==> flow/config.mk <==
export PLATFORM = sky130hd
export DESIGN_NAME = kcpsm6
export DESIGN_NICKNAME = kcpsm6
export VERILOG_FILES = /design/flow/design.v
export SDC_FILE = /design/flow/constraint.sdc
export NUM_CORES = 4
export LEC_CHECK = 0
export ABC_AREA = 1
export CAP_MARGIN = 15
export CORE_MARGIN = 2
export CORE_UTILIZATION = 72
export CTS_CLUSTER_SIZE = 72
export GPL_TIMING_DRIVEN = 1
export PLACE_DENSITY_LB_ADDON = 0.0
export SETUP_SLACK_MARGIN = 1.24
export SLEW_MARGIN = 20
==> flow/constraint.sdc <==
create_clock -name core_clock -period 4.37 [get_ports {clk}]
set_input_delay 0.8740 -clock core_clock [delete_from_list [all_inputs] [get_ports {clk}]]
set_output_delay 0.8740 -clock core_clock [all_outputs]
set_load 0.01 [all_outputs]
==> flow/design.v <==
`timescale 1ns / 1ps
module FD (output reg Q, input C, input D);
  always @(posedge C) Q <= D;
endmodule
module FDR (output reg Q, input C, input D, input R);
  always @(posedge C) Q <= R ? 1'b0 : D;
endmodule
module FDRE (output reg Q, input C, input CE, input D, input R);
  always @(posedge C)
    if (R) Q <= 1'b0;
    else if (CE) Q <= D;
endmodule
module FDS (output reg Q, input C, input D, input S);
  always @(posedge C) Q <= S ? 1'b1 : D;
endmodule
module LUT6 #(parameter [63:0] INIT = 64'h0)
  (output O, input I0, input I1, input I2, input I3, input I4, input I5);
  assign O = INIT[{I5, I4, I3, I2, I1, I0}];
endmodule
module LUT6_2 #(parameter [63:0] INIT = 64'h0)
  (output O6, output O5, input I0, input I1, input I2, input I3, input I4, input I5);
  assign O6 = INIT[{I5, I4, I3, I2, I1, I0}];
  assign O5 = INIT[{1'b0, I4, I3, I2, I1, I0}];
endmodule
module MUXCY (output O, input CI, input DI, input S);
  assign O = S ? CI : DI;
endmodule
module XORCY (output O, input CI, input LI);
  assign O = CI ^ LI;
endmodule
module RAM32M #(parameter [63:0] INIT_A = 64'h0, parameter [63:0] INIT_B = 64'h0,
                parameter [63:0] INIT_C = 64'h0, parameter [63:0] INIT_D = 64'h0)
  (output [1:0] DOA, output [1:0] DOB, output [1:0] DOC, output [1:0] DOD,
   input [4:0] ADDRA, input [4:0] ADDRB, input [4:0] ADDRC, input [4:0] ADDRD,
   input [1:0] DIA, input [1:0] DIB, input [1:0] DIC, input [1:0] DID,
   input WCLK, input WE);
  reg [1:0] ma [0:31];
  reg [1:0] mb [0:31];
  reg [1:0] mc [0:31];
  reg [1:0] md [0:31];
  always @(posedge WCLK)
    if (WE) begin
      ma[ADDRD] <= DIA;
      mb[ADDRD] <= DIB;
      mc[ADDRD] <= DIC;
      md[ADDRD] <= DID;
    end
  assign DOA = ma[ADDRA];
  assign DOB = mb[ADDRB];
  assign DOC = mc[ADDRC];
  assign DOD = md[ADDRD];
endmodule
module RAM64M #(parameter [63:0] INIT_A = 64'h0, parameter [63:0] INIT_B = 64'h0,
                parameter [63:0] INIT_C = 64'h0, parameter [63:0] INIT_D = 64'h0)
  (output DOA, output DOB, output DOC, output DOD,
   input [5:0] ADDRA, input [5:0] ADDRB, input [5:0] ADDRC, input [5:0] ADDRD,
   input DIA, input DIB, input DIC, input DID,
   input WCLK, input WE);
  reg ma [0:63];
  reg mb [0:63];
  reg mc [0:63];
  reg md [0:63];
  always @(posedge WCLK)
    if (WE) begin
      ma[ADDRD] <= DIA;
      mb[ADDRD] <= DIB;
      mc[ADDRD] <= DIC;
      md[ADDRD] <= DID;
    end
  assign DOA = ma[ADDRA];
  assign DOB = mb[ADDRB];
  assign DOC = mc[ADDRC];
  assign DOD = md[ADDRD];
endmodule
module RAM128X1S #(parameter [127:0] INIT = 128'h0)
  (output O, input A0, input A1, input A2, input A3, input A4, input A5, input A6,
   input D, input WCLK, input WE);
  reg m [0:127];
  wire [6:0] a = {A6, A5, A4, A3, A2, A1, A0};
  always @(posedge WCLK) if (WE) m[a] <= D;
  assign O = m[a];
endmodule
module RAM256X1S #(parameter [255:0] INIT = 256'h0)
  (output O, input [7:0] A, input D, input WCLK, input WE);
  reg m [0:255];
  always @(posedge WCLK) if (WE) m[A] <= D;
  assign O = m[A];
endmodule
`timescale 1ps/1ps
module kcpsm6 (address, instruction, bram_enable, in_port, out_port, port_id, write_strobe, k_write_strobe, read_strobe, interrupt, interrupt_ack, sleep, reset, clk) ;
parameter [7:0] 	hwbuild = 8'h00 ;
parameter [11:0] 	interrupt_vector = 12'h3FF ;
parameter integer scratch_pad_memory_size = 64 ;   
output [11:0]	address ;
input	 [17:0]    	instruction ;
output		bram_enable ;
input	 [7:0]	in_port ;
output [7:0]	out_port ;
output [7:0]	port_id ;
output		write_strobe ;
output		k_write_strobe ;
output		read_strobe ;
input			interrupt ;
output		interrupt_ack ;
input			sleep ;
input			reset ;
input			clk ;
wire	[2:1]		t_state_value ;
wire	[2:1]		t_state ;
wire 			run_value ;
wire              run ;
wire  		internal_reset_value ;
wire 			internal_reset ;
wire 			sync_sleep ;
wire 			int_enable_type ;
wire 			interrupt_enable_value ;
wire			interrupt_enable ;
wire			sync_interrupt ;
wire 			active_interrupt_value ;
wire 			active_interrupt ;
wire	[2:0]		arith_logical_sel ;
wire			arith_carry_in ;
wire			arith_carry_value ;
wire			arith_carry ;
wire 	[7:0]		half_arith_logical ;
wire 	[7:0]		logical_carry_mask ;
wire 	[7:0]		carry_arith_logical ;
wire 	[7:0]		arith_logical_value ;
wire 	[7:0]		arith_logical_result ;
wire 	[7:0]		shift_rotate_value ;
wire 	[7:0]		shift_rotate_result ;
wire			shift_in_bit ;
wire 	[7:0]		alu_result ;
wire 	[1:0]		alu_mux_sel_value ;
wire 	[1:0]		alu_mux_sel ;
wire			strobe_type ;
wire 			write_strobe_value ;
wire 			k_write_strobe_value ;
wire			read_strobe_value ;
wire			flag_enable_type ;
wire			flag_enable_value ;
wire			flag_enable ; 
wire			lower_parity ;
wire			lower_parity_sel ;
wire			carry_lower_parity ;
wire 			upper_parity ;
wire			parity ;
wire			shift_carry_value ;
wire			shift_carry ;
wire			carry_flag_value ;
wire			carry_flag ;
wire 			use_zero_flag_value ;
wire			use_zero_flag ;
wire 			drive_carry_in_zero ;
wire          	carry_in_zero ;
wire             	lower_zero ;
wire         	lower_zero_sel ;
wire       		carry_lower_zero ;
wire           	middle_zero ;
wire        	middle_zero_sel ;
wire      		carry_middle_zero ;
wire         	upper_zero_sel ;
wire        	zero_flag_value ;
wire              zero_flag ;
wire       		spm_enable_value ;
wire             	spm_enable ;
wire 	[7:0]		spm_ram_data ;
wire 	[7:0]		spm_data  ;
wire           	regbank_type ;
wire             	bank_value ;
wire              bank ;
wire          	loadstar_type ;
wire         	sx_addr4_value ;
wire   		register_enable_type ;
wire  		register_enable_value ;
wire        	register_enable ;
wire 	[4:0]		sx_addr ;
wire 	[4:0]		sy_addr ;
wire 	[7:0]		sx ;
wire 	[7:0]		sy ;
wire 	[7:0]		sy_or_kk ;
wire       		pc_move_is_valid ;
wire              move_type ;
wire           	returni_type ;
wire 	[2:0]		pc_mode ;
wire 	[11:0]	register_vector ;
wire 	[11:0]	half_pc ;
wire 	[10:0]	carry_pc ;
wire 	[11:0]	pc_value ;
wire 	[11:0]	pc ;
wire 	[11:0]	pc_vector ;
wire             	push_stack ;
wire              pop_stack ;
wire 	[11:0]	stack_memory ;
wire 	[11:0]	return_vector ;
wire       		stack_carry_flag ;
wire      		shadow_carry_flag ;
wire        	stack_zero_flag ;
wire      		shadow_zero_value ;
wire       		shadow_zero_flag ;
wire             	stack_bank ;
wire            	shadow_bank ;
wire              stack_bit ;
wire            	special_bit ;
wire 	[4:0]		half_pointer_value ;
wire 	[4:0]		feed_pointer_value ;
wire 	[4:0]		stack_pointer_carry ;
wire 	[4:0]		stack_pointer_value ;
wire 	[4:0]		stack_pointer ;
LUT6_2 #(
	.INIT	(64'hFFFFF55500000EEE))
reset_lut( 
	.I0 	(run),
	.I1 	(internal_reset),
	.I2 	(stack_pointer_carry[4]),
	.I3 	(t_state[2]),
	.I4 	(reset),
	.I5 	(1'b1),
	.O5 	(run_value),
	.O6 	(internal_reset_value));
FD run_flop (  
	.D 	(run_value),
	.Q 	(run),
	.C 	(clk));
FD internal_reset_flop(
	.D	(internal_reset_value),
	.Q	(internal_reset),
	.C	(clk));
FD sync_sleep_flop(
	.D 	(sleep),
	.Q 	(sync_sleep),
	.C 	(clk));
LUT6_2 #(
	.INIT    (64'h0083000B00C4004C))
t_state_lut( 
	.I0     (t_state[1]),
	.I1     (t_state[2]),
	.I2     (sync_sleep),
	.I3     (internal_reset),
	.I4     (special_bit),
	.I5     (1'b1),
	.O5     (t_state_value[1]),
	.O6     (t_state_value[2]));
FD t_state1_flop (  
	.D      (t_state_value[1]),
	.Q      (t_state[1]),
	.C      (clk));
FD t_state2_flop (  
	.D      (t_state_value[2]),
	.Q      (t_state[2]),
	.C      (clk));
LUT6_2 #(
	.INIT	(64'h0010000000000800))
int_enable_type_lut( 
	.I0     (instruction[13]),
	.I1     (instruction[14]),
	.I2     (instruction[15]),
	.I3     (instruction[16]),
	.I4     (instruction[17]),
	.I5     (1'b1),
	.O5     (loadstar_type),
	.O6     (int_enable_type)) ;
LUT6 #(
	.INIT    (64'h000000000000CAAA))
interrupt_enable_lut( 
	.I0     (interrupt_enable),
	.I1     (instruction[0]),
	.I2     (int_enable_type),
	.I3     (t_state[1]),
	.I4     (active_interrupt),
	.I5     (internal_reset),
	.O      (interrupt_enable_value));                     
FD interrupt_enable_flop (  
	.D      (interrupt_enable_value),
	.Q      (interrupt_enable),
	.C      (clk));
FD sync_interrupt_flop (  
	.D      (interrupt),
	.Q      (sync_interrupt),
	.C      (clk));
LUT6_2 # (
	.INIT    (64'hCC33FF0080808080))
active_interrupt_lut( 
	.I0     (interrupt_enable),
	.I1     (t_state[2]),
	.I2     (sync_interrupt),
	.I3     (bank),
	.I4     (loadstar_type),
	.I5     (1'b1),
	.O5     (active_interrupt_value), 
	.O6     (sx_addr4_value));
FD active_interrupt_flop (  
	.D      (active_interrupt_value),
	.Q      (active_interrupt),
	.C      (clk));
FD interrupt_ack_flop (  
	.D      (active_interrupt),
	.Q      (interrupt_ack),
	.C      (clk));
LUT6 #(
	.INIT    (64'h5A3CFFFF00000000))
pc_move_is_valid_lut( 
	.I0     (carry_flag),
	.I1     (zero_flag),
	.I2     (instruction[14]),
	.I3     (instruction[15]),
	.I4     (instruction[16]),
	.I5     (instruction[17]),
	.O      (pc_move_is_valid)) ;
LUT6_2 # (
	.INIT    (64'h7777027700000200))
move_type_lut( 
	.I0     (instruction[12]),
	.I1     (instruction[13]),
	.I2     (instruction[14]),
	.I3     (instruction[15]),
	.I4     (instruction[16]),
	.I5     (1'b1),
	.O5     (returni_type),
	.O6     (move_type)) ;
LUT6_2 # (
	.INIT    (64'h0000F000000023FF))
pc_mode1_lut( 
	.I0     (instruction[12]),
	.I1     (returni_type),
	.I2     (move_type),
	.I3     (pc_move_is_valid),
	.I4     (active_interrupt),
	.I5     (1'b1),
	.O5     (pc_mode[0]),
	.O6     (pc_mode[1])) ;
LUT6 # (
	.INIT    (64'hFFFFFFFF00040000))
pc_mode2_lut( 
	.I0     (instruction[12]),
	.I1     (instruction[14]),
	.I2     (instruction[15]),
	.I3     (instruction[16]),
	.I4     (instruction[17]),
	.I5     (active_interrupt),
	.O      (pc_mode[2])) ;
LUT6_2 # (
	.INIT    (64'hFFFF100000002000))
push_pop_lut( 
	.I0     (instruction[12]),
	.I1     (instruction[13]),
	.I2     (move_type),
	.I3     (pc_move_is_valid),
	.I4     (active_interrupt),
	.I5     (1'b1),
	.O5     (pop_stack),
	.O6     (push_stack)) ;
LUT6_2 #(
	.INIT    (64'h03CA000004200000))
alu_decode0_lut( 
	.I0     (instruction[13]),
	.I1     (instruction[14]),
	.I2     (instruction[15]),
	.I3     (instruction[16]),
	.I4     (1'b1),
	.I5     (1'b1),
	.O5     (alu_mux_sel_value[0]),
	.O6     (arith_logical_sel[0])) ;
FD alu_mux_sel0_flop(  
	.D      (alu_mux_sel_value[0]),
	.Q      (alu_mux_sel[0]),
	.C      (clk)) ;
LUT6_2 #(
	.INIT    (64'h7708000000000F00))
alu_decode1_lut( 
	.I0     (carry_flag),
	.I1     (instruction[13]),
	.I2     (instruction[14]),
	.I3     (instruction[15]),
	.I4     (instruction[16]),
	.I5     (1'b1),
	.O5     (alu_mux_sel_value[1]),
	.O6     (arith_carry_in)) ;                     
FD alu_mux_sel1_flop (  
	.D      (alu_mux_sel_value[1]),
	.Q      (alu_mux_sel[1]),
	.C      (clk)) ;
LUT6_2 # (
	.INIT    (64'hD000000002000000))
alu_decode2_lut( 
	.I0     (instruction[14]),
	.I1     (instruction[15]),
	.I2     (instruction[16]),
	.I3     (1'b1),
	.I4     (1'b1),
	.I5     (1'b1),
	.O5     (arith_logical_sel[1]),
	.O6     (arith_logical_sel[2])) ;
LUT6_2 # (
	.INIT    (64'h00013F3F0010F7CE))
register_enable_type_lut( 
	.I0     (instruction[13]),
	.I1     (instruction[14]),
	.I2     (instruction[15]),
	.I3     (instruction[16]),
	.I4     (instruction[17]),
	.I5     (1'b1),
	.O5     (flag_enable_type),
	.O6     (register_enable_type)) ;
LUT6_2 # (
	.INIT    (64'hC0CC0000A0AA0000))
register_enable_lut( 
	.I0     (flag_enable_type),
	.I1     (register_enable_type),
	.I2     (instruction[12]),
	.I3     (instruction[17]),
	.I4     (t_state[1]),
	.I5     (1'b1),
	.O5     (flag_enable_value),
	.O6     (register_enable_value)) ;
FDR flag_enable_flop (  
	.D      (flag_enable_value),
	.Q      (flag_enable),
	.R      (active_interrupt),
	.C      (clk)) ;
FDR register_enable_flop (  
	.D      (register_enable_value),
	.Q      (register_enable),
	.R      (active_interrupt),
	.C      (clk)) ;
LUT6_2 # (
	.INIT    (64'h8000000020000000))
spm_enable_lut( 
	.I0     (instruction[13]),
	.I1     (instruction[14]),
	.I2     (instruction[17]),
	.I3     (strobe_type),
	.I4     (t_state[1]),
	.I5     (1'b1),
	.O5     (k_write_strobe_value),
	.O6     (spm_enable_value)) ;
FDR k_write_strobe_flop (  
	.D      (k_write_strobe_value),
	.Q      (k_write_strobe),
	.R      (active_interrupt),
	.C      (clk)) ;
FDR spm_enable_flop (  
	.D      (spm_enable_value),
	.Q      (spm_enable),
	.R      (active_interrupt),
	.C      (clk)) ;
LUT6_2 # (
	.INIT    (64'h4000000001000000))
read_strobe_lut( 
	.I0     (instruction[13]),
	.I1     (instruction[14]),
	.I2     (instruction[17]),
	.I3     (strobe_type),
	.I4     (t_state[1]),
	.I5     (1'b1),
	.O5     (read_strobe_value),
	.O6     (write_strobe_value)) ;
FDR write_strobe_flop (  
	.D      (write_strobe_value),
	.Q      (write_strobe),
	.R      (active_interrupt),
	.C      (clk)) ;
FDR read_strobe_flop (  
	.D      (read_strobe_value),
	.Q      (read_strobe),
	.R      (active_interrupt),
	.C      (clk)) ;
LUT6 # (
	.INIT    (64'h0080020000000000))
regbank_type_lut( 
	.I0     (instruction[12]),
	.I1     (instruction[13]),
	.I2     (instruction[14]),
	.I3     (instruction[15]),
	.I4     (instruction[16]),
	.I5     (instruction[17]),
	.O      (regbank_type)) ;
LUT6 # (
	.INIT    (64'hACACFF00FF00FF00))
bank_lut( 
	.I0     (instruction[0]),
	.I1     (shadow_bank),
	.I2     (instruction[16]),
	.I3     (bank),
	.I4     (regbank_type),
	.I5     (t_state[1]),
	.O      (bank_value)) ;                     
FDR bank_flop (  
	.D      (bank_value),
	.Q      (bank),
	.R      (internal_reset),
	.C      (clk)) ;
FD sx_addr4_flop (  
	.D      (sx_addr4_value),
	.Q      (sx_addr[4]),
	.C      (clk)) ;
assign sx_addr[3:0] = instruction[11:8] ;
assign sy_addr = {bank, instruction[7:4]} ;
XORCY arith_carry_xorcy ( 
	.LI 	(1'b0),
	.CI 	(carry_arith_logical[7]),
	.O      (arith_carry_value)) ;
FD arith_carry_flop (  
	.D      (arith_carry_value),
	.Q      (arith_carry),
	.C      (clk)) ;
LUT6_2 # (
	.INIT    (64'h0000000087780000))
lower_parity_lut( 
	.I0     (instruction[13]),
	.I1     (carry_flag),
	.I2     (arith_logical_result[0]),
	.I3     (arith_logical_result[1]),
	.I4     (1'b1),
	.I5     (1'b1),
	.O5     (lower_parity),
	.O6     (lower_parity_sel)) ;  
MUXCY parity_muxcy ( 
	.DI	(lower_parity),
	.CI	(1'b0),                     
	.S	(lower_parity_sel),
	.O      (carry_lower_parity)) ;
LUT6 #(
	.INIT    (64'h6996966996696996))
upper_parity_lut( 
	.I0     (arith_logical_result[2]),
	.I1     (arith_logical_result[3]),
	.I2     (arith_logical_result[4]),
	.I3     (arith_logical_result[5]),
	.I4     (arith_logical_result[6]),
	.I5     (arith_logical_result[7]),
	.O      (upper_parity)) ;                     
XORCY parity_xorcy( 
	.LI	(upper_parity),
        .CI	(carry_lower_parity),
	.O      (parity)) ;
LUT6 #(
	.INIT    (64'hFFFFAACCF0F0F0F0))
shift_carry_lut( 
	.I0     (sx[0]),
	.I1     (sx[7]),
	.I2     (shadow_carry_flag),
	.I3     (instruction[3]),
	.I4     (instruction[7]),
	.I5     (instruction[16]),
	.O      (shift_carry_value)) ;                     
FD shift_carry_flop(  
	.D      (shift_carry_value),
	.Q      (shift_carry),
	.C      (clk)) ;
LUT6_2 #(
	.INIT    (64'h3333AACCF0AA0000))
carry_flag_lut( 
	.I0     (shift_carry),
	.I1     (arith_carry),
	.I2     (parity),
	.I3     (instruction[14]),
	.I4     (instruction[15]),
	.I5     (instruction[16]),
	.O5     (drive_carry_in_zero),
	.O6     (carry_flag_value)) ;  
FDRE carry_flag_flop(  
	.D      (carry_flag_value),
	.Q      (carry_flag),
       	.CE     (flag_enable),
	.R      (internal_reset),
	.C      (clk)) ;
MUXCY init_zero_muxcy( 
	.DI	(drive_carry_in_zero),
	.CI	(1'b0),
	.S	(carry_flag_value),
	.O      (carry_in_zero)) ;
LUT6_2 # (
	.INIT    (64'hA280000000F000F0))
use_zero_flag_lut( 
	.I0     (instruction[13]),
	.I1     (instruction[14]),
	.I2     (instruction[15]),
	.I3     (instruction[16]),
	.I4     (1'b1),
	.I5     (1'b1),
	.O5     (strobe_type),
	.O6     (use_zero_flag_value)) ;                     
FD use_zero_flag_flop(  
	.D      (use_zero_flag_value),
	.Q      (use_zero_flag),
	.C      (clk)) ;
LUT6_2 #(
	.INIT    (64'h0000000000000001))
lower_zero_lut( 
	.I0     (alu_result[0]),
	.I1     (alu_result[1]),
	.I2     (alu_result[2]),
	.I3     (alu_result[3]),
	.I4     (alu_result[4]),
	.I5     (1'b1),
	.O5     (lower_zero),
	.O6     (lower_zero_sel)) ;                     
MUXCY lower_zero_muxcy( 
	.DI	(lower_zero),
	.CI	(carry_in_zero),
	.S	(lower_zero_sel),
	.O      (carry_lower_zero)) ;
LUT6_2 # (
	.INIT    (64'h0000000D00000000))
middle_zero_lut( 
	.I0     (use_zero_flag),
	.I1     (zero_flag),
	.I2     (alu_result[5]),
	.I3     (alu_result[6]),
	.I4     (alu_result[7]),
	.I5     (1'b1),
	.O5     (middle_zero),
	.O6     (middle_zero_sel)) ;                     
MUXCY middle_zero_muxcy( 
	.DI	(middle_zero),
	.CI	(carry_lower_zero),                     
	.S 	(middle_zero_sel),
  	.O      (carry_middle_zero)) ;
LUT6 #(
	.INIT    (64'hFBFF000000000000))
upper_zero_lut( 
	.I0     (instruction[14]),
	.I1     (instruction[15]),
	.I2     (instruction[16]),
	.I3     (1'b1),
	.I4     (1'b1),
	.I5     (1'b1),
	.O      (upper_zero_sel)) ;                     
MUXCY upper_zero_muxcy( 
	.DI	(shadow_zero_flag),
	.CI	(carry_middle_zero),                    
	.S	(upper_zero_sel),
	.O      (zero_flag_value)) ;
FDRE zero_flag_flop(  
	.D      (zero_flag_value),
	.Q      (zero_flag),
	.CE     (flag_enable),
	.R      (internal_reset),
	.C      (clk)) ;
assign register_vector = {sx[3:0], sy} ;
genvar i ;
generate
for (i = 0 ; i <= 11 ; i = i+1)
begin : address_loop
parameter [7:0] id4 = 8'h30 + i/4 ;
parameter [7:0] id8 = 8'h30 + i/8 ;
parameter [7:0] ip4d8 = 8'h30 + (i+4)/8 ;	  
FD return_vector_flop(  
	.D      (stack_memory[i]),
	.Q      (return_vector[i]),
	.C      (clk));
if (i % 2 == 0) begin: output_data
LUT6_2 #(
	.INIT   (64'hFF00F0F0CCCCAAAA))
pc_vector_mux_lut( 
	.I0     (instruction[i]),
	.I1     (return_vector[i]),
	.I2     (instruction[i+1]),
	.I3     (return_vector[i+1]),
	.I4     (instruction[12]),
	.I5     (1'b1),
	.O5     (pc_vector[i]),
	.O6     (pc_vector[i+1]));
end  
FDRE pc_flop(  
	.D      (pc_value[i]),
	.Q      (pc[i]),
	.R      (internal_reset),
	.CE     (t_state[1]),
	.C      (clk));
if (i == 0) begin: lsb_pc
if (interrupt_vector[i] == 1'b0) begin: low_int_vector
LUT6 #(
	.INIT    (64'h00AA000033CC0F00))
pc_lut( 
	.I0     (register_vector[i]),
	.I1     (pc_vector[i]),
	.I2     (pc[i]),
	.I3     (pc_mode[0]),
	.I4     (pc_mode[1]),
	.I5     (pc_mode[2]), 
	.O      (half_pc[i]));
end  
if (interrupt_vector[i] == 1'b1) begin: high_int_vector
LUT6 #(
	.INIT    (64'h00AA00FF33CC0F00))
pc_lut( 
	.I0     (register_vector[i]),
	.I1     (pc_vector[i]),
	.I2     (pc[i]),
	.I3     (pc_mode[0]),
	.I4     (pc_mode[1]),
	.I5     (pc_mode[2]), 
	.O      (half_pc[i]));
end  
XORCY pc_xorcy( 
	.LI	(half_pc[i]),
	.CI	(1'b0),
	.O      (pc_value[i]));
MUXCY pc_muxcy( 
	.DI 	(pc_mode[0]),
	.CI 	(1'b0),
	.S	(half_pc[i]),
        .O      (carry_pc[i]));
end  
if (i > 0) begin : upper_pc
if (interrupt_vector[i] == 1'b0) begin: low_int_vector
LUT6 #(
	.INIT    (64'h00AA0000CCCCF000))
pc_lut( 
	.I0     (register_vector[i]),
	.I1     (pc_vector[i]),
	.I2     (pc[i]),
	.I3     (pc_mode[0]),
	.I4     (pc_mode[1]),
	.I5     (pc_mode[2]), 
	.O      (half_pc[i]));
end  
if (interrupt_vector[i] == 1'b1) begin: high_int_vector
LUT6 #(
	.INIT    (64'h00AA00FFCCCCF000))
pc_lut( 
	.I0     (register_vector[i]),
	.I1     (pc_vector[i]),
	.I2     (pc[i]),
	.I3     (pc_mode[0]),
	.I4     (pc_mode[1]),
	.I5     (pc_mode[2]), 
	.O      (half_pc[i]));
end  
XORCY pc_xorcy( 
	.LI	(half_pc[i]),
	.CI	(carry_pc[i-1]),
	.O      (pc_value[i]));
if (i < 11) begin: mid_pc
MUXCY pc_muxcy( 
	.DI 	(1'b0),
	.CI 	(carry_pc[i-1]),
	.S 	(half_pc[i]),
	.O     	(carry_pc[i]));
end  
end  
end  
endgenerate
FD shadow_carry_flag_flop(  
	.D      (stack_carry_flag),
	.Q      (shadow_carry_flag),
	.C      (clk)) ;
FD stack_zero_flop(  
	.D      (stack_zero_flag),
	.Q      (shadow_zero_value),
	.C      (clk)) ;
FD shadow_zero_flag_flop(  
	.D      (shadow_zero_value),
	.Q      (shadow_zero_flag),
	.C      (clk)) ;
FD shadow_bank_flop(  
	.D      (stack_bank),
	.Q      (shadow_bank),
	.C      (clk)) ;
FD stack_bit_flop(  
	.D      (stack_bit),
	.Q      (special_bit),
	.C      (clk)) ;
RAM32M #(
	.INIT_A	(64'h0000000000000000), 
	.INIT_B	(64'h0000000000000000), 
	.INIT_C (64'h0000000000000000), 
	.INIT_D (64'h0000000000000000)) 
stack_ram_low ( 
	.DOA	({stack_zero_flag, stack_carry_flag}), 
	.DOB	({stack_bit, stack_bank}),
	.DOC    (stack_memory[1:0]), 
	.DOD    (stack_memory[3:2]),
	.ADDRA	(stack_pointer[4:0]), 
	.ADDRB	(stack_pointer[4:0]), 
	.ADDRC  (stack_pointer[4:0]), 
	.ADDRD  (stack_pointer[4:0]),
	.DIA	({zero_flag, carry_flag}), 
	.DIB	({run, bank}),
	.DIC    (pc[1:0]),
	.DID    (pc[3:2]),
	.WE 	(t_state[1]), 
	.WCLK	(clk));
RAM32M #(
	.INIT_A	(64'h0000000000000000), 
	.INIT_B	(64'h0000000000000000), 
	.INIT_C	(64'h0000000000000000), 
	.INIT_D	(64'h0000000000000000)) 
stack_ram_high(    
	.DOA	(stack_memory[5:4]), 
	.DOB	(stack_memory[7:6]),
	.DOC   	(stack_memory[9:8]),
	.DOD   	(stack_memory[11:10]),
	.ADDRA 	(stack_pointer[4:0]), 
	.ADDRB 	(stack_pointer[4:0]), 
	.ADDRC  (stack_pointer[4:0]), 
	.ADDRD  (stack_pointer[4:0]),
	.DIA    (pc[5:4]),
	.DIB    (pc[7:6]),
	.DIC    (pc[9:8]),
	.DID    (pc[11:10]),
	.WE 	(t_state[1]),  
	.WCLK 	(clk));
generate
for (i = 0 ; i <= 4 ; i = i+1)
begin : stack_loop
parameter [7:0]	id4 = 8'h30 + i/4 ;
if (i == 0) begin: lsb_stack
FDR pointer_flop(  
	.D      (stack_pointer_value[i]),
	.Q      (stack_pointer[i]),
	.R      (internal_reset),
	.C      (clk)) ;
LUT6_2 #(
	.INIT    (64'h001529AAAAAAAAAA))
stack_pointer_lut( 
	.I0     (stack_pointer[i]),
	.I1     (pop_stack),
	.I2     (push_stack),
	.I3     (t_state[1]),
	.I4     (t_state[2]),
	.I5     (1'b1), 
	.O5     (feed_pointer_value[i]),
	.O6     (half_pointer_value[i]));
XORCY stack_xorcy( 
	.LI 	(half_pointer_value[i]),
	.CI 	(1'b0),
	.O      (stack_pointer_value[i]));
MUXCY stack_muxcy( 
	.DI	(feed_pointer_value[i]),
	.CI	(1'b0),
	.S 	(half_pointer_value[i]),
	.O      (stack_pointer_carry[i]));
end  
if (i > 0) begin: upper_stack
FDR pointer_flop(  
	.D      (stack_pointer_value[i]),
	.Q      (stack_pointer[i]),
	.R      (internal_reset),
	.C      (clk)) ;
LUT6_2 #(
	.INIT    (64'h002A252AAAAAAAAA))
stack_pointer_lut( 
	.I0     (stack_pointer[i]),
	.I1     (pop_stack),
	.I2     (push_stack),
	.I3     (t_state[1]),
	.I4     (t_state[2]),
	.I5     (1'b1), 
	.O5     (feed_pointer_value[i]),
	.O6     (half_pointer_value[i]));
XORCY stack_xorcy( 
	.LI 	(half_pointer_value[i]),
	.CI 	(stack_pointer_carry[i-1]),
	.O      (stack_pointer_value[i]));
MUXCY stack_muxcy( 
	.DI 	(feed_pointer_value[i]),
	.CI 	(stack_pointer_carry[i-1]),
	.S 	(half_pointer_value[i]),
	.O      (stack_pointer_carry[i]));
end  
end  
endgenerate
generate
for (i = 0 ; i <= 7 ; i = i+1)
begin : data_path_loop
parameter [7:0]	id1 = 8'h30 + i ;
parameter [7:0]	id2 = 8'h30 + i/2 ;
parameter [7:0]	id4 = 8'h30 + i/4 ;
if (i % 2 == 0) begin: output_data
LUT6_2 #(
	.INIT    (64'hFF00F0F0CCCCAAAA))
sy_kk_mux_lut( 
	.I0     (sy[i]),
	.I1     (instruction[i]),
	.I2     (sy[i+1]),
	.I3     (instruction[i+1]),
	.I4     (instruction[12]),
	.I5     (1'b1),
	.O5     (sy_or_kk[i]),
	.O6     (sy_or_kk[i+1]));
end  
if (i % 2 == 0) begin: second_operand
LUT6_2 #(
	.INIT    (64'hFF00F0F0CCCCAAAA))
out_port_lut( 
	.I0     (sx[i]),
	.I1     (instruction[i+4]),
	.I2     (sx[i+1]),
	.I3     (instruction[i+5]),
	.I4     (instruction[13]),
	.I5     (1'b1),
	.O5     (out_port[i]),
	.O6     (out_port[i+1]));
end  
LUT6_2 #(
	.INIT    (64'h69696E8ACCCC0000))
arith_logical_lut( 
	.I0     (sy_or_kk[i]),
	.I1     (sx[i]),
	.I2     (arith_logical_sel[0]),
	.I3     (arith_logical_sel[1]),
	.I4     (arith_logical_sel[2]),
	.I5     (1'b1),
	.O5     (logical_carry_mask[i]),
	.O6     (half_arith_logical[i]));
FD arith_logical_flop( 
	.D      (arith_logical_value[i]),
	.Q      (arith_logical_result[i]),
	.C      (clk)) ;
if (i == 0) begin: lsb_arith_logical
MUXCY arith_logical_muxcy( 
	.DI 	(logical_carry_mask[i]),
	.CI 	(arith_carry_in),
	.S 	(half_arith_logical[i]),
	.O      (carry_arith_logical[i]));
XORCY arith_logical_xorcy( 
	.LI 	(half_arith_logical[i]),
	.CI 	(arith_carry_in),
	.O      (arith_logical_value[i]));
end  
if (i > 0) begin: upper_arith_logical
MUXCY arith_logical_muxcy( 
	.DI 	(logical_carry_mask[i]),
	.CI 	(carry_arith_logical[i-1]),
	.S 	(half_arith_logical[i]),
	.O      (carry_arith_logical[i]));
XORCY arith_logical_xorcy( 
	.LI 	(half_arith_logical[i]),
	.CI 	(carry_arith_logical[i-1]),
	.O      (arith_logical_value[i]));
end  
if (hwbuild[i] == 1'b0) begin: low_hwbuild 
FDR shift_rotate_flop( 
	.D      (shift_rotate_value[i]),
	.Q      (shift_rotate_result[i]),
	.R      (instruction[7]),
	.C      (clk)) ;
end  
if (hwbuild[i] == 1'b1) begin: high_hwbuild 
FDS shift_rotate_flop( 
	.D      (shift_rotate_value[i]),
	.Q      (shift_rotate_result[i]),
	.S 	(instruction[7]),
	.C      (clk)) ;
end  
if (i == 0) begin: lsb_shift_rotate
LUT6 #(
	.INIT    (64'hBFBC8F8CB3B08380))
shift_bit_lut( 
	.I0     (instruction[0]),
	.I1     (instruction[1]),
	.I2     (instruction[2]),
	.I3     (carry_flag),
	.I4     (sx[0]),
	.I5     (sx[7]),
	.O      (shift_in_bit));
LUT6_2 #(
	.INIT    (64'hFF00F0F0CCCCAAAA))
shift_rotate_lut( 
	.I0     (shift_in_bit),
	.I1     (sx[i+1]),
	.I2     (sx[i]),
	.I3     (sx[i+2]),
	.I4     (instruction[3]),
	.I5     (1'b1),
	.O5     (shift_rotate_value[i]),
	.O6     (shift_rotate_value[i+1]));
end  
if (i == 2 || i == 4) begin: mid_shift_rotate
LUT6_2 #(
	.INIT    (64'hFF00F0F0CCCCAAAA))
shift_rotate_lut( 
	.I0     (sx[i-1]),
	.I1     (sx[i+1]),
	.I2     (sx[i]),
	.I3     (sx[i+2]),
	.I4     (instruction[3]),
	.I5     (1'b1),
	.O5     (shift_rotate_value[i]),
	.O6     (shift_rotate_value[i+1]));
end  
if (i == 6) begin: msb_shift_rotate
LUT6_2 #(
	.INIT    (64'hFF00F0F0CCCCAAAA))
shift_rotate_lut( 
	.I0     (sx[i-1]),
	.I1     (sx[i+1]),
	.I2     (sx[i]),
	.I3     (shift_in_bit),
	.I4     (instruction[3]),
	.I5     (1'b1),
	.O5     (shift_rotate_value[i]),
	.O6     (shift_rotate_value[i+1]));
end  
LUT6 #(
	.INIT    (64'hFF00F0F0CCCCAAAA))
alu_mux_lut( 
	.I0     (arith_logical_result[i]),
	.I1     (shift_rotate_result[i]),
	.I2     (in_port[i]),
	.I3     (spm_data[i]),
	.I4     (alu_mux_sel[0]),
	.I5     (alu_mux_sel[1]),
	.O      (alu_result[i]));
if (scratch_pad_memory_size == 64) begin : small_spm
FD spm_flop( 
	.D      (spm_ram_data[i]),
	.Q      (spm_data[i]),
	.C      (clk)) ;
if (i == 0 || i == 4) begin: small_spm_ram
RAM64M #( 
	.INIT_A	(64'h0000000000000000),
	.INIT_B	(64'h0000000000000000),
	.INIT_C	(64'h0000000000000000),
	.INIT_D	(64'h0000000000000000)) 
spm_ram(   
	.DOA 	(spm_ram_data[i]),
	.DOB 	(spm_ram_data[i+1]),
	.DOC    (spm_ram_data[i+2]),
	.DOD    (spm_ram_data[i+3]),
	.ADDRA 	(sy_or_kk[5:0]),
	.ADDRB 	(sy_or_kk[5:0]),
	.ADDRC  (sy_or_kk[5:0]),
	.ADDRD  (sy_or_kk[5:0]),
	.DIA 	(sx[i]),
	.DIB 	(sx[i+1]),
	.DIC    (sx[i+2]),
	.DID    (sx[i+3]),
	.WE 	(spm_enable),
	.WCLK 	(clk));
end  
end  
if (scratch_pad_memory_size == 128) begin : medium_spm
RAM128X1S  #(
	.INIT	(128'h00000000000000000000000000000000))
spm_ram(       
	.D      (sx[i]),
	.WE 	(spm_enable),
	.WCLK 	(clk),
	.A0 	(sy_or_kk[0]),
	.A1 	(sy_or_kk[1]),
	.A2 	(sy_or_kk[2]),
	.A3 	(sy_or_kk[3]),
	.A4 	(sy_or_kk[4]),
	.A5 	(sy_or_kk[5]),
	.A6 	(sy_or_kk[6]),
	.O      (spm_ram_data[i]));
FD spm_flop( 
	.D      (spm_ram_data[i]),
	.Q      (spm_data[i]),
	.C      (clk)) ;
end  
if (scratch_pad_memory_size == 256) begin : large_spm
RAM256X1S #(
	.INIT	(256'h0000000000000000000000000000000000000000000000000000000000000000))
spm_ram (       
	.D      (sx[i]),
	.WE 	(spm_enable),
	.WCLK 	(clk),
	.A 	(sy_or_kk),
	.O      (spm_ram_data[i]));
FD spm_flop( 
	.D      (spm_ram_data[i]),
	.Q      (spm_data[i]),
	.C      (clk)) ;
end  
end  
endgenerate
RAM32M #(
	.INIT_A	(64'h0000000000000000), 
	.INIT_B	(64'h0000000000000000), 
	.INIT_C (64'h0000000000000000), 
	.INIT_D (64'h0000000000000000)) 
lower_reg_banks(    
	.DOA 	(sy[1:0]), 
	.DOB 	(sx[1:0]),
	.DOC    (sy[3:2]),
	.DOD    (sx[3:2]),
	.ADDRA 	(sy_addr), 
	.ADDRB 	(sx_addr), 
	.ADDRC  (sy_addr), 
	.ADDRD  (sx_addr), 
	.DIA 	(alu_result[1:0]),
	.DIB 	(alu_result[1:0]),
	.DIC    (alu_result[3:2]),
	.DID    (alu_result[3:2]),
	.WE 	(register_enable), 
	.WCLK	(clk));
RAM32M #(
	.INIT_A	(64'h0000000000000000), 
	.INIT_B	(64'h0000000000000000), 
	.INIT_C (64'h0000000000000000),  
	.INIT_D (64'h0000000000000000)) 
upper_reg_banks(    
	.DOA 	(sy[5:4]), 
	.DOB 	(sx[5:4]),
	.DOC    (sy[7:6]),
	.DOD    (sx[7:6]),
	.ADDRA 	(sy_addr),
	.ADDRB 	(sx_addr),
	.ADDRC  (sy_addr), 
	.ADDRD  (sx_addr), 
	.DIA 	(alu_result[5:4]),
	.DIB 	(alu_result[5:4]),
	.DIC    (alu_result[7:6]),
	.DID    (alu_result[7:6]),
	.WE 	(register_enable), 
	.WCLK	(clk));
assign address = pc;
assign bram_enable = t_state[2];
assign port_id = sy_or_kk;
endmodule
==> flow/run.sh <==
#!/bin/bash
# the make line also repeats each setting of config.mk as NAME=value (left out here)
make -C /OpenROAD-flow-scripts/flow DESIGN_CONFIG=/design/flow/config.mk WORK_HOME=/design/flow/orfs CLKGATE_MAP_FILE= finish
==> deck_impl_summary.md, run 1 <==
Implementation Results

Die
  • IO Count: between 60 and 70
  • Core Box Area: between 0.07 and 0.08 sq mm
  • # rows: 101
  • Initial Util: 72.7%
  • Height of the die: ~280 microns
  • Die W: around 280 microns
  • Total die size: approximately 0.079 sq mm

Synth
  • Synth Register Bits: roughly 1,400
  • Synth unique cells: 64
  • Aoi share: between 10% and 20%
  • # Cells Yosys: roughly 4,200
  • Post-synth top area share: a little over two thirds
  • Area leader, netlist: edfxtp_1
  • Xor/xnor share: 0.285%
  • Most frequent cell after synthesis: edfxtp_1
  • Synth top cells by count: edfxtp_1, nand2_1, a22oi_1
  • Top cells by area: edfxtp_1, a22oi_1, nand2_1, dfxtp_1, nor2_1
  • Syn_area_per_cell: between 10 and 15 sq um
  • Yosys chip area: ~0.055 sq mm
  • Cell count after synthesis: between 4,000 and 5,000
  • Synth logic family: AND-OR/OR-AND gates
  • Seq share, synth: around 73%
  • Synth Warn #: 5
  • Multiplexer share of the synthesized area: 0%
  • Primary FF master, synth: edfxtp_1
  • Mapped Nets: around 4,300
  • Synthesized cell area: approximately 0.055 sq mm
  • Post-synth EDFFs: between 1,000 and 1,500
  • Yosys adder share: 0.680%
  • Fraction of registers with async set/reset: 0%
  • Yosys simple share: 10.3%

Run status
  • Failed at: global routing
  • Run status: aborted with a tool error

Clock tree
  • CTS max path bufs: 3
  • Root Buffer: clkbuf_16
  • Num CTS Buffers: between 100 and 150
  • Clock sink count: ~1,400
  • H-tree levels: 4
  • Hold-fix buffers at CTS: 0

Place
  • Final Wtd Congestion: roughly 1.0
  • Final HPWL DP: approximately 100,000 microns
  • IO buf count: between 60 and 70
  • # placed instances: roughly 5,400
## through the flow
step,setup WS (ns),cell area (sq um)
global placement,-0.395,60300
floorplan,0.325,56200
detailed placement,-0.352,60300
CTS,0.860,67800
## timing repair
| item | CTS |
|---|---|
| cloned | 25 |
| pin swaps | 174 |
| resized | 502 |
| buffers inserted | 126 |
| endpoints found under the setup margin | 622 |
==> run 2: changes to the inputs <==
- CAP_MARGIN: 15 -> 30
- CORE_UTILIZATION: 72 -> 54
- CTS_CLUSTER_SIZE: 72 -> unset
- PLACE_DENSITY_LB_ADDON: 0.0 -> 0.12
- SETUP_SLACK_MARGIN: 1.24 -> unset
- clock period: 4.37 -> 5.49 ns (I/O delays scaled with it)
==> run 2 against run 1 <==
Net effect: now clean on timing, DRC and antenna; die size increased by 33%; synthesized area unchanged; synthesized cell count unchanged.
==> deck_impl_summary.md, run 2 <==
Flow Results at a Glance

Run status
  • Run status: no timing/DRC/antenna violations

Power and ir drop
  • Clock Power Share: 40.6%
  • VDD IR max: a little over 300 uV
  • Seq power: ~0.012 W
  • Pwr Total: approximately 0.023 W
  • Sw frac: around a quarter
  • PD cells: around 360 mW/mm^2
  • Combinational cell power: 0.00185 W
  • Seq pwr share: between 50 and 60%
  • Comb pwr share: under 10%
  • Net Switching: roughly 0.0053 W
  • Power Clock: about 0.009 W
  • Internal power: around 0.017 W
  • Max power group: registers
  • Total leakage power: roughly 22 nW

Synth
  • Primary FF master, synth: edfxtp_1
  • Synth Warn #: 5 (unchanged)
  • Top cells by area: edfxtp_1, a22oi_1, nand2_1, dfxtp_1, nor2_1
  • Synth Register Bits: 1,362 (unchanged)
  • Area leader, netlist: edfxtp_1
  • Synthesized cell area: 0.0552 sq mm (unchanged)
  • Synth top cells by count: edfxtp_1, nand2_1, a22oi_1
  • Yosys simple share: 10.3% (unchanged)
  • Fraction of registers with async set/reset: 0% (unchanged)
  • Seq share, synth: 72.6% (unchanged)
  • Aoi share: 12.5% (unchanged)
  • Xor/xnor share: 0.285% (unchanged)
  • Post-synth top area share: 69.6% (unchanged)
  • Cell count after synthesis: 4,201 (unchanged)
  • Synth unique cells: 64 (unchanged)
  • Yosys adder share: 0.680% (unchanged)
  • Post-synth EDFFs: 1,280 (unchanged)
  • # Cells Yosys: 4,201 (unchanged)
  • Syn_area_per_cell: 13.1 sq um (unchanged)
  • Synth logic family: AND-OR/OR-AND gates
  • Mapped Nets: 4,261 (unchanged)
  • Yosys chip area: 0.0552 sq mm (unchanged)
  • Most frequent cell after synthesis: edfxtp_1
  • Multiplexer share of the synthesized area: 0% (unchanged)

Final timing
  • Fmax: around 0.19 GHz
  • Slew @ Worst Pin: 1.02 ns
  • Final setup TNS: 0 ns
  • Slew Limit Fails: 0
  • Setup-failing EPs final: 0
  • Layout Skew: roughly 0.044 ns
  • Post-layout period usage: a little over nine tenths
  • Final hold vios: 0
  • Min cycle time layout: approximately 5.3 ns
  • Max-slew headroom: 31.7%
  • Unrepaired setup endpoints after global routing: no

Global routing
  • Overflow after GRT: 0
  • Total Routing Usage GR: a little under a third
  • Initial antenna violation count: 3
  • Vias in the first global route: around 35,000
  • Largest net degree at the start of global routing: about 130
  • First-pass GRT wire length: 234,000 microns

Setup path
  • Critical path's most frequent cell: buf_4
  • Cell type group with the largest total delay on the critical path: buffers and inverters
  • Crit path max fanout: 13
  • Endpoint class of the critical path: output pin
  • WP depth: 13
  • Arrival @ worst endpoint: 4.19 ns
  • Slowest stage delay, CP: between 0.5 and 0.6 ns
  • Flop2flop setup slack: about 1.6 ns
  • Reg2reg end: address_loop[11].pc_flop.Q
  • Startpoint Class: input pin
  • Cell Chain, Critical Path: clkdlybuf4s50_1 > buf_4 > inv_4 > buf_4 > buf_4 > nor3_1 > nor3_1 > o21ai_1 > nor2_1 > nand2_1 > buf_4 > o21ai_0 > clkdlybuf4s50_1
  • Worst path bufs/invs: 7
  • Worst setup path end: out_port[0]
  • Worst r2r src: zero_flag_flop.Q
  • Crit path DRT: around 4.4 ns
  • Critical path class: in2out
  • Slowest CP cell: clkdlybuf4s50_1
  • Worst Reg2Reg Path Length in Cells: 23
  • Setup crit start: instruction[8]

Clock tree
  • Post-cts sizing count: 0 (-100%)
  • CTS tree: built
  • Root Buffer: clkbuf_16
  • Num CTS Buffers: 139 (+4.5%)
  • Hold-fix buffers at CTS: 0 (unchanged)
  • Latency at later pin: roughly 0.77 ns
  • H-tree levels: 4 (unchanged)
  • Clock sink count: 1,362 (unchanged)
  • CTS max path bufs: 3 (unchanged)
  • Setup Buffers After CTS: 0 (-100%)
  • Clock transition at the registers of the reported paths: around 0.06 ns

Min path
  • Hold_sp: stack_zero_flop.Q
  • Worst Hold End: shadow_zero_flag_flop.Q
  • Hold WC Path Type: reg2reg
  • Hold path depth: 0

Route
  • DR iter-0 viols: around 5,400
  • Antenna Nets Post-Route: 0
  • DRC: 0
  • Vias/cell: about 6.2
  • Drt wl/cell: between 20 and 30 microns
  • Final wirelength: 159,000 microns
  • Drt pass-1 iters: 8
  • Vias: roughly 37,000

Die
  • # rows: 117 (+16%)
  • IO Count: 63 (unchanged)
  • Die W: 324 microns (+15%)
  • Core Box Area: 0.102 sq mm (+34%)
  • Total die size: 0.105 sq mm (+33%)
  • Initial Util: 54.4% (-18 points)
  • Height of the die: 324 microns (+15%)

Place
  • IO buf count: 62 (unchanged)
  • # placed instances: 5,653 (+3.8%)
  • Final HPWL DP: 100,000 microns (-1.5%)
  • Final Wtd Congestion: 0.957 (-4.4%)

Finish
  • Area growth, synth to finish: 14.3%
  • Layout Cells excl Fill: 5,910
  • Nets: 4,488

Job
  • Log Warnings: about 43
  • Max-cap violations: 0
run 2: layout make-up:
class                      instances  area [sq um]
multi-input combinational       2410         13200
tap                             1368          1710
clock inverter                    70           651
fill                            7781         38500
inverter                         172           658
timing repair buffer             343          3010
clock buffer                     183          3790
sequential                      1362         40100
antenna                            2          5.00
run 2: metrics by stage:
| step | instance area [sq um] | util, % | hold slack [ns] | setup WS (ns) |
|---|---|---|---|---|
| after floorplan | 55200 | - | 0.310 | 0.779 |
| after global placement | 58600 | 57.7 | 0.312 | 0.0770 |
| after detailed placement | 58700 | 57.7 | 0.320 | 0.0286 |
| after CTS | 63100 | 62.1 | 0.328 | 0.0260 |
| after global routing | 63100 | 62.1 | 0.346 | 0.0325 |
| final | 63100 | 62.1 | 0.331 | 0.206 |
run 2: per-layer routing:
layer	up-vias	GRT usage, %	wire length, microns
li1	16300	-	-
met1	18300	45.0	66700
met2	2014	46.2	72200
met3	255	6.15	16200
met4	6	7.92	3550
met5	-	0	36
==> run 3: changes to the inputs <==
- ABC_AREA: 1 -> unset
- CAP_MARGIN: 30 -> 20
- CORE_UTILIZATION: 54 -> 72
- CTS_CLUSTER_SIZE: unset -> 57
- GPL_TIMING_DRIVEN: 1 -> unset
- PLACE_DENSITY_LB_ADDON: 0.12 -> 0.0
- SETUP_SLACK_MARGIN: unset -> 0.05
- clock period: 5.49 -> 4.37 ns (I/O delays scaled with it)
==> run 3 against run 2 <==
Net effect: clock skew up 0.013 ns; now fails the layout checks on negative setup slack; synthesized cell count shrank 24%; largest power group unchanged; first-iteration DRC count increased by 37%; sequential cell count unchanged; core utilization is 24 points higher; critical path depth up 4; via count grew 2.9%.
==> deck_impl_summary.md, run 3 <==
Flow Results at a Glance

Run status
  • Run status: complete, but fails checks
  • Layout Check Fails: negative setup slack

Min path
  • Worst Hold End: shadow_zero_flag_flop.Q
  • Hold path depth: 0 (unchanged)
  • Hold WC Path Type: reg2reg
  • Hold_sp: stack_zero_flop.Q

Synth
  • Synth logic family: multiplexers
  • Aoi share: 6.89% (-5.6 points)
  • Synth Register Bits: 1,362 (unchanged)
  • Post-synth top area share: 68.7% (-0.89 points)
  • Mapped Nets: 3,266 (-23%)
  • Multiplexer share of the synthesized area: 13.2% (+13 points)
  • Xor/xnor share: 0.391% (+0.11 points)
  • Fraction of registers with async set/reset: 0% (unchanged)
  • Yosys chip area: 0.0559 sq mm (+1.3%)
  • Top cells by area: edfxtp_1, mux4_2, a22oi_1, dfxtp_1, mux2i_1
  • Seq share, synth: 71.6% (-0.93 points)
  • Post-synth EDFFs: 1,280 (unchanged)
  • Yosys simple share: 4.80% (-5.5 points)
  • Cell count after synthesis: 3,206 (-24%)
  • Synthesized cell area: 0.0559 sq mm (+1.3%)
  • Yosys adder share: 0.671% (-0.0087 points)
  • Syn_area_per_cell: 17.4 sq um (+33%)
  • Synth Warn #: 5 (unchanged)
  • Primary FF master, synth: edfxtp_1
  • Synth top cells by count: edfxtp_1, mux4_2, nor2_1
  • Synth unique cells: 79 (+23%)
  • Area leader, netlist: edfxtp_1
  • # Cells Yosys: 3,206 (-24%)
  • Most frequent cell after synthesis: edfxtp_1

Global routing
  • Overflow after GRT: 0 (unchanged)
  • Total Routing Usage GR: 48.3% (+18 points)
  • First-pass GRT wire length: 267,000 microns (+14%)
  • Vias in the first global route: 36,500 (+4.9%)
  • Initial antenna violation count: 18 (+15)
  • Largest net degree at the start of global routing: 89 (-31%)

Final timing
  • Layout Skew: 0.0570 ns (+0.0129 ns)
  • Slew @ Worst Pin: 1.28 ns (+0.266 ns)
  • Hold slack: 0.361 ns (+0.0307 ns)
  • Final setup margin: -0.0414 ns (-0.248 ns)
  • Unrepaired setup endpoints after global routing: yes
  • Final hold vios: 0 (unchanged)
  • Setup-failing EPs final: 1 (+1)
  • Fmax: roughly 0.23 GHz
  • Max-slew headroom: 14.5% (-17 points)
  • Slew Limit Fails: 0 (unchanged)
  • Min cycle time layout: 4.41 ns
  • Post-layout period usage: 101% (+4.7 points)

Finish
  • Area growth, synth to finish: 18.4%
  • Layout Cells excl Fill: 4,875 (-18%)
  • Final instance area: 0.0662 sq mm (+4.9%)
  • Nets: 3,784 (-16%)
  • Final Util: 85.8% (+24 points)

Setup path
  • Critical path class: in2reg
  • Worst setup path end: stack_loop[4].upper_stack.pointer_flop.Q
  • Cell Chain, Critical Path: dlygate4sd2_1 > mux2i_1 > mux2_4 > o2111a_2 > a31oi_4 > buf_4 > buf_4 > or3_1 > ha_1 > nor2_1 > a211oi_2 > o22ai_2 > a31oi_1 > o211ai_1 > buf_4 > xor2_1 > nor2_1
  • Slowest stage delay, CP: 0.43 ns (-0.12 ns)
  • Slowest CP cell: or3_1
  • Worst Reg2Reg Path Length in Cells: 16 (-30%)
  • Endpoint class of the critical path: flip-flop
  • Worst r2r src: carry_flag_flop.Q
  • Worst path bufs/invs: 4 (-3)
  • Arrival @ worst endpoint: 4.97 ns (+0.78 ns)
  • Flop2flop setup slack: 0.12 ns (-1.46 ns)
  • Critical path's most frequent cell: buf_4
  • Reg2reg end: stack_loop[4].upper_stack.pointer_flop.Q
  • Startpoint Class: input pin
  • Crit path DRT: 4.93 ns (+0.54 ns)
  • Cell type group with the largest total delay on the critical path: AND-OR/OR-AND gates
  • WP depth: 17 (+4)
  • Setup crit start: instruction[15]
  • Crit path max fanout: 18 (+5)

Power and ir drop
  • Max power group: registers
  • Seq pwr share: 50.3% (-1.0 points)
  • Power Clock: 0.0116 W (+26%)
  • Sw frac: 24.7% (+1.3 points)
  • VDD IR max: 575 uV (+87%)
  • PD cells: 441 mW/mm^2 (+23%)
  • Total leakage power: 23.0 nW (+6.8%)
  • Pwr Total: 0.0292 W (+29%)
  • Clock Power Share: 39.9% (-0.7 points)
  • Seq power: 0.0147 W (+27%)
  • Comb pwr share: 9.8% (+1.7 points)
  • Combinational cell power: 0.00286 W (+55%)
  • Internal power: 0.0220 W (+26%)
  • Net Switching: 0.00722 W (+36%)

Die
  • Total die size: 0.0799 sq mm (-24%)
  • Initial Util: 72.5% (+18 points)
  • # rows: 102 (-13%)
  • IO Count: 63 (unchanged)
  • Die W: 283 microns (-13%)
  • Height of the die: 283 microns (-13%)
  • Core Box Area: 0.0772 sq mm (-24%)

Clock tree
  • CTS tree: built
  • Clock transition at the registers of the reported paths: 0.07 ns (about the same)
  • Latency at later pin: 0.78 ns (about the same)
  • CTS max path bufs: 3 (unchanged)
  • H-tree levels: 4 (unchanged)
  • Root Buffer: clkbuf_16
  • Clock sink count: 1,362 (unchanged)
  • Num CTS Buffers: 135 (-2.9%)

Route
  • Antenna Nets Post-Route: 0 (unchanged)
  • DR iter-0 viols: 7,349 (+37%)
  • Vias/cell: 7.79 (+25%)
  • Drt pass-1 iters: 14 (+6)
  • DRC: 0 (unchanged)
  • Drt wl/cell: 38.7 microns (+44%)
  • Vias: 38,000 (+2.9%)
  • Final wirelength: 188,000 microns (+19%)

Place
  • IO buf count: 62 (unchanged)
  • # placed instances: 4,608 (-18%)
  • Final HPWL DP: 108,000 microns (+7.6%)
  • Dpl cell area: 0.0614 sq mm (+4.6%)
  • Final Wtd Congestion: 0.983 (+2.7%)

Job
  • Log Warnings: 41 (-4.7%)
  • Max-cap violations: 0 (unchanged)
## run 3: layout make-up
type	count	area (sq um)
Clock inverter	65	706
Antenna cell	7	17.5
Fill cell	3185	11000
Sequential cell	1362	40100
Timing Repair Buffer	618	5300
Inverter	24	98.8
Tap cell	1040	1300
Multi-Input combinational cell	1583	15100
Clock buffer	176	3620
## run 3: through the flow
step                setup slack [ns]  setup TNS (ns)
floorplan                     -0.715           -6.83
global placement              -0.959         -350.47
detailed placement            -0.985         -370.99
CTS                          -0.0229         -0.0229
global route                -0.00105        -0.00105
finish                       -0.0414         -0.0414
## run 3: per-layer routing
layer,vias to the layer above,GRT usage (%),part of all wire (%)
met1,18400,61.9,31
met2,4374,71.9,45
li1,14100,-,-
met4,20,30.0,8.5
met3,1083,16.5,16
met5,-,1.34,0.10
## run 3: what timing repair did
item,4_1_cts,5_1_grt
gates cloned,0,1
pin swaps,8,5
endpoints found under the setup margin,253,55
hold buffers,0,0
buffers inserted,15,1
resized,58,46
==> run 4: changes to the inputs <==
- ABC_AREA: unset -> 1
- CTS_CLUSTER_SIZE: 57 -> 10
- PLACE_DENSITY: unset -> 0.6
- PLACE_DENSITY_LB_ADDON: 0.0 -> unset
- SETUP_SLACK_MARGIN: 0.05 -> 1.28
- clock period: 4.37 -> 4.36 ns (I/O delays scaled with it)
==> run 4 against run 3 <==
Net effect: the run now fails in global routing; synthesized area decreased by 1.3%; synthesized cell count is 31% higher; die size decreased by 1.3%.
==> deck_impl_summary.md, run 4 <==
Implementation Results

Run status
  • Run status: aborted with a tool error
  • Failed at: global routing

Synth
  • # Cells Yosys: 4,201 (+31%)
  • Most frequent cell after synthesis: edfxtp_1
  • Seq share, synth: 72.6% (+0.93 points)
  • Syn_area_per_cell: 13.1 sq um (-25%)
  • Post-synth top area share: 69.6% (+0.89 points)
  • Synthesized cell area: 0.0552 sq mm (-1.3%)
  • Synth Register Bits: 1,362 (unchanged)
  • Yosys chip area: 0.0552 sq mm (-1.3%)
  • Cell count after synthesis: 4,201 (+31%)
  • Synth top cells by count: edfxtp_1, nand2_1, a22oi_1
  • Yosys adder share: 0.680% (+0.0087 points)
  • Xor/xnor share: 0.285% (-0.11 points)
  • Primary FF master, synth: edfxtp_1
  • Synth Warn #: 5 (unchanged)
  • Synth unique cells: 64 (-19%)
  • Top cells by area: edfxtp_1, a22oi_1, nand2_1, dfxtp_1, nor2_1
  • Synth logic family: AND-OR/OR-AND gates
  • Yosys simple share: 10.3% (+5.5 points)
  • Area leader, netlist: edfxtp_1
  • Fraction of registers with async set/reset: 0% (unchanged)
  • Mapped Nets: 4,261 (+30%)
  • Multiplexer share of the synthesized area: 0% (-13 points)
  • Post-synth EDFFs: 1,280 (unchanged)
  • Aoi share: 12.5% (+5.6 points)

Die
  • Height of the die: 281 microns (-0.63%)
  • IO Count: 63 (unchanged)
  • Core Box Area: 0.0759 sq mm (-1.6%)
  • Initial Util: 72.7% (+0.27 points)
  • Die W: 281 microns (-0.63%)
  • Total die size: 0.0789 sq mm (-1.3%)
  • # rows: 101 (-0.98%)

Place
  • Final HPWL DP: 103,000 microns (-4.9%)
  • Final Wtd Congestion: 0.977 (-0.58%)
  • IO buf count: 62 (unchanged)
  • Pre-CTS setup slack: -0.331 ns (+0.654 ns)

Clock tree
  • CTS max path bufs: 3 (unchanged)
  • Num CTS Buffers: 155 (+15%)
  • Clock sink count: 1,362 (unchanged)
  • Hold-fix buffers at CTS: 0 (unchanged)
  • Root Buffer: clkbuf_16
  • H-tree levels: 4 (unchanged)
run 4: stage by stage:
stage / instances / cell area (sq um) / util (%)
2_1_floorplan: 4201 / 56500 / -
3_5_place_dp: 5425 / 60200 / 79.3
4_1_cts: 5804 / 68200 / 89.8
3_3_place_gp: 5425 / 60200 / 79.3
run 4: timing repair:
action	in CTS
pin swaps	174
gates resized	553
setup endpoints to repair	645
buffers inserted	138
cloned	17
==> run 5: changes to the inputs <==
- ABC_AREA: 1 -> unset
- CTS_CLUSTER_SIZE: 10 -> 22
- PLACE_DENSITY: 0.6 -> unset
- PLACE_DENSITY_LB_ADDON: unset -> 0.0
- SETUP_SLACK_MARGIN: 1.28 -> 1.29
- clock period: 4.36 -> 4.51 ns (I/O delays scaled with it)
==> run 5 against run 4 <==
Net effect: synthesized area grew 1.3%; synthesized cell count shrank 24%; the run again fails in global routing; die size up 1.3%.
==> deck_impl_summary.md, run 5 <==
Implementation Results

Run status
  • Run status: aborted with a tool error
  • Failed at: global routing
  • Run Error: [ERROR GRT-0232] Routing congestion too high. Check the congestion heatmap in the GUI.

Global routing
  • Total Routing Usage GR: between 60% and 70%
  • Overflow after GRT: 13

Clock tree
  • Root Buffer: clkbuf_16
  • H-tree levels: 4 (unchanged)
  • CTS max path bufs: 3 (unchanged)
  • Clock sink count: 1,362 (unchanged)
  • Num CTS Buffers: 135 (-13%)

Synth
  • Yosys simple share: 4.80% (-5.5 points)
  • Synth Warn #: 5 (unchanged)
  • Yosys adder share: 0.671% (-0.0087 points)
  • Synth Register Bits: 1,362 (unchanged)
  • Multiplexer share of the synthesized area: 13.2% (+13 points)
  • Primary FF master, synth: edfxtp_1
  • Seq share, synth: 71.6% (-0.93 points)
  • # Cells Yosys: 3,206 (-24%)
  • Most frequent cell after synthesis: edfxtp_1
  • Yosys chip area: 0.0559 sq mm (+1.3%)
  • Top cells by area: edfxtp_1, mux4_2, a22oi_1, dfxtp_1, mux2i_1
  • Post-synth top area share: 68.7% (-0.89 points)
  • Syn_area_per_cell: 17.4 sq um (+33%)
  • Fraction of registers with async set/reset: 0% (unchanged)
  • Aoi share: 6.89% (-5.6 points)
  • Mapped Nets: 3,266 (-23%)
  • Cell count after synthesis: 3,206 (-24%)
  • Synthesized cell area: 0.0559 sq mm (+1.3%)
  • Synth top cells by count: edfxtp_1, mux4_2, nor2_1
  • Synth logic family: multiplexers
  • Post-synth EDFFs: 1,280 (unchanged)
  • Xor/xnor share: 0.391% (+0.11 points)
  • Area leader, netlist: edfxtp_1
  • Synth unique cells: 79 (+23%)

Die
  • Initial Util: 72.5% (-0.27 points)
  • Height of the die: 283 microns (+0.64%)
  • Total die size: 0.0799 sq mm (+1.3%)
  • IO Count: 63 (unchanged)
  • Die W: 283 microns (+0.64%)
  • # rows: 102 (+0.99%)
  • Core Box Area: 0.0772 sq mm (+1.7%)

Place
  • IO buf count: 62 (unchanged)
  • Final HPWL DP: 108,000 microns (+5.3%)
  • Final Wtd Congestion: 1.01 (+3.0%)
## run 5: timing repair
item / 4_1_cts
hold buffers: 0
setup endpoints to repair: 691
pin swaps: 78
cloned: 16
buffers inserted: 119
gates resized: 362
## run 5: metrics by stage
step	util (%)	area [sq um]	total power, W	std cells	worst slack [ns]
floorplan	-	57200	0.0159	3206	-0.608
global placement	80.2	62000	0.0170	4557	-0.968
detailed placement	80.2	62000	0.0171	4557	-1.07
CTS	89.1	68800	0.0284	4931	0.417
## run 5: routing by layer
metal,GRT overflow,global-route usage (%)
met1,0,72.2
met3,0,52.4
met5,0,16.2
met2,6,86.9
met4,7,65.9
==> run 6: changes to the inputs <==
- ABC_AREA: unset -> 0
- CAP_MARGIN: 20 -> 30
- CORE_UTILIZATION: 72 -> 15
- CTS_CLUSTER_SIZE: 22 -> unset
- GPL_TIMING_DRIVEN: unset -> 0
- MAX_ROUTING_LAYER: unset -> met4
- PLACE_DENSITY_LB_ADDON: 0.0 -> 0.12
- SETUP_SLACK_MARGIN: 1.29 -> unset
- clock period: 4.51 -> 4.6 ns (I/O delays scaled with it)
==> run 6 against run 5 <==
Net effect: now fails the layout checks on negative setup slack; die size went up to 4.7 times the previous value; synthesized cell count stayed put; synthesized area stayed put.
==> deck_impl_summary.md, run 6 <==
Flow Results at a Glance

Run status
  • Run status: complete, but fails checks
  • Layout Check Fails: negative setup slack

Synth
  • Yosys adder share: 0.671% (unchanged)
  • Yosys chip area: 0.0559 sq mm (unchanged)
  • Synth Warn #: 5 (unchanged)
  • Multiplexer share of the synthesized area: 13.2% (unchanged)
  • Xor/xnor share: 0.391% (unchanged)
  • Mapped Nets: 3,266 (unchanged)
  • Fraction of registers with async set/reset: 0% (unchanged)
  • Cell count after synthesis: 3,206 (unchanged)
  • Synthesized cell area: 0.0559 sq mm (unchanged)
  • Area leader, netlist: edfxtp_1
  • Synth top cells by count: edfxtp_1, mux4_2, nor2_1
  • Most frequent cell after synthesis: edfxtp_1
  • Post-synth top area share: 68.7% (unchanged)
  • Primary FF master, synth: edfxtp_1
  • Post-synth EDFFs: 1,280 (unchanged)
  • Syn_area_per_cell: 17.4 sq um (unchanged)
  • Seq share, synth: 71.6% (unchanged)
  • Aoi share: 6.89% (unchanged)
  • # Cells Yosys: 3,206 (unchanged)
  • Synth unique cells: 79 (unchanged)
  • Synth logic family: multiplexers
  • Yosys simple share: 4.80% (unchanged)
  • Top cells by area: edfxtp_1, mux4_2, a22oi_1, dfxtp_1, mux2i_1
  • Synth Register Bits: 1,362 (unchanged)

Final timing
  • Setup-failing EPs final: 35
  • Final setup margin: -0.0482 ns
  • Slew Limit Fails: 0
  • Final setup TNS: -0.996 ns
  • Max-slew headroom: 31.9%
  • Min cycle time layout: between 4 and 5 ns
  • Post-layout period usage: 101%
  • Hold slack: around 0.45 ns
  • Slew @ Worst Pin: 1.02 ns
  • Layout Skew: 0.0989 ns
  • Fmax: around 0.22 GHz
  • Unrepaired setup endpoints after global routing: yes
  • Final hold vios: 0

Clock tree
  • CTS tree: built
  • Clock transition at the registers of the reported paths: about 0.06 ns
  • Num CTS Buffers: 174 (+29%)
  • H-tree levels: 4 (unchanged)
  • Root Buffer: clkbuf_16
  • Latency at later pin: around 0.87 ns
  • Clock sink count: 1,362 (unchanged)
  • CTS max path bufs: 4 (+1)
  • Hold-fix buffers at CTS: 0 (unchanged)

Power and ir drop
  • Net Switching: around 0.0076 W
  • Pwr Total: just over 0.03 W
  • Sw frac: roughly a quarter
  • Combinational cell power: between 0.003 and 0.004 W
  • Seq power: between 0.01 and 0.015 W
  • Comb pwr share: 10.4%
  • PD cells: around 410 mW/mm^2
  • Clock Power Share: between 40% and 50%
  • VDD IR max: roughly 280 uV
  • Max power group: registers
  • Seq pwr share: between 40% and 50%
  • Power Clock: around 0.014 W
  • Internal power: approximately 0.023 W
  • Total leakage power: roughly 24 nW

Setup path
  • Crit path max fanout: 10
  • Crit path DRT: between 5 and 6 ns
  • Cell type group with the largest total delay on the critical path: simple AND/OR/NAND/NOR gates
  • Flop2flop setup slack: about 0.090 ns
  • Startpoint Class: input pin
  • Critical path's most frequent cell: buf_6
  • Slowest CP cell: or4_4
  • Worst Reg2Reg Path Length in Cells: 11
  • WP depth: 16
  • Endpoint class of the critical path: flip-flop
  • Critical path class: in2reg
  • Arrival @ worst endpoint: between 5 and 6 ns
  • Cell Chain, Critical Path: buf_12 > buf_12 > nor2_4 > buf_6 > buf_6 > a22oi_2 > a21oi_2 > or4_4 > o21a_4 > buf_6 > nor3_2 > buf_4 > buf_4 > nand2_4 > nor2_2 > buf_6
  • Worst r2r src: bank_flop.Q
  • Slowest stage delay, CP: 0.65 ns
  • Worst path bufs/invs: 8
  • Setup crit start: instruction[5]

Finish
  • Nets: between 3,000 and 4,000
  • Sequential Area: around 0.040 sq mm
  • Logic cell area: about 0.016 sq mm
  • Area growth, synth to finish: 32.4%
  • Fillcell total: a little under 40,000

Place
  • Final Wtd Congestion: 0.807 (-20%)
  • Final HPWL DP: 167,000 microns (+55%)
  • IO buf count: 52 (-16%)

Die
  • Die W: 615 microns (+120%)
  • Total die size: 0.378 sq mm (+370%)
  • IO Count: 63 (unchanged)
  • Height of the die: 615 microns (+120%)
  • Initial Util: 15.1% (-57 points)
  • # rows: 224 (+120%)
  • Core Box Area: 0.372 sq mm (+380%)

Global routing
  • Overflow after GRT: 0
  • Largest net degree at the start of global routing: approximately 65
  • Total Routing Usage GR: a little over an eighth
  • Initial antenna violation count: 17
  • First-pass GRT wire length: between 300,000 and 400,000 microns
  • Vias in the first global route: 34,200

Job
  • Log Warnings: 40
  • Max-cap violations: 0

Route
  • Vias/cell: between 3 and 4
  • Drt pass-1 iters: 5
  • DR iter-0 viols: between 2,000 and 3,000
  • Drt wl/cell: ~28 microns
  • Antenna Nets Post-Route: 0
  • Final wirelength: around 250,000 microns
  • Vias: between 30,000 and 40,000
  • DRC: 0

Min path
  • Hold_sp: stack_zero_flop.Q
  • Hold path depth: 0
  • Hold WC Path Type: reg2reg
  • Worst Hold End: shadow_zero_flag_flop.Q
run 6: layer usage:
layer,up-vias,share of wire (%),GRT usage (%)
met3,275,4.2,1.63
met2,960,48,20.9
met1,18300,46,17.4
li1,14200,-,-
met4,0,2.4,3.43
met5,-,0,-
run 6: per-stage QoR:
stage	cells	util, %	setup slack [ns]	area, sq um
floorplan	3206	-	-0.570	56400
global placement	8230	17.0	-5.25	63100
detailed placement	8363	17.6	-3.99	65300
CTS	8776	19.8	-0.149	73600
global route	8819	19.9	-0.0481	74100
finish	8829	19.9	-0.0482	74100
run 6: final cells by class:
| cell class | count | area share, % |
|---|---|---|
| timing repair buffer | 332 | 4.99 |
| sequential | 1362 | 54.1 |
| clock buffer | 227 | 6.37 |
| clock inverter | 77 | 1.04 |
| antenna | 29 | 0.0979 |
| multi-input combinational | 1582 | 21.8 |
| inverter | 24 | 0.157 |
| tap | 4972 | 8.40 |
| buffer | 224 | 3.06 |
run 6: what timing repair did:
action | in CTS | in global routing
resized | 461 | 75
cloned | 2 | 1
buffers inserted | 117 | 27
setup endpoints to repair | 554 | 110
pin swaps | 33 | 30
Power is estimated from default activity; no workload was simulated.
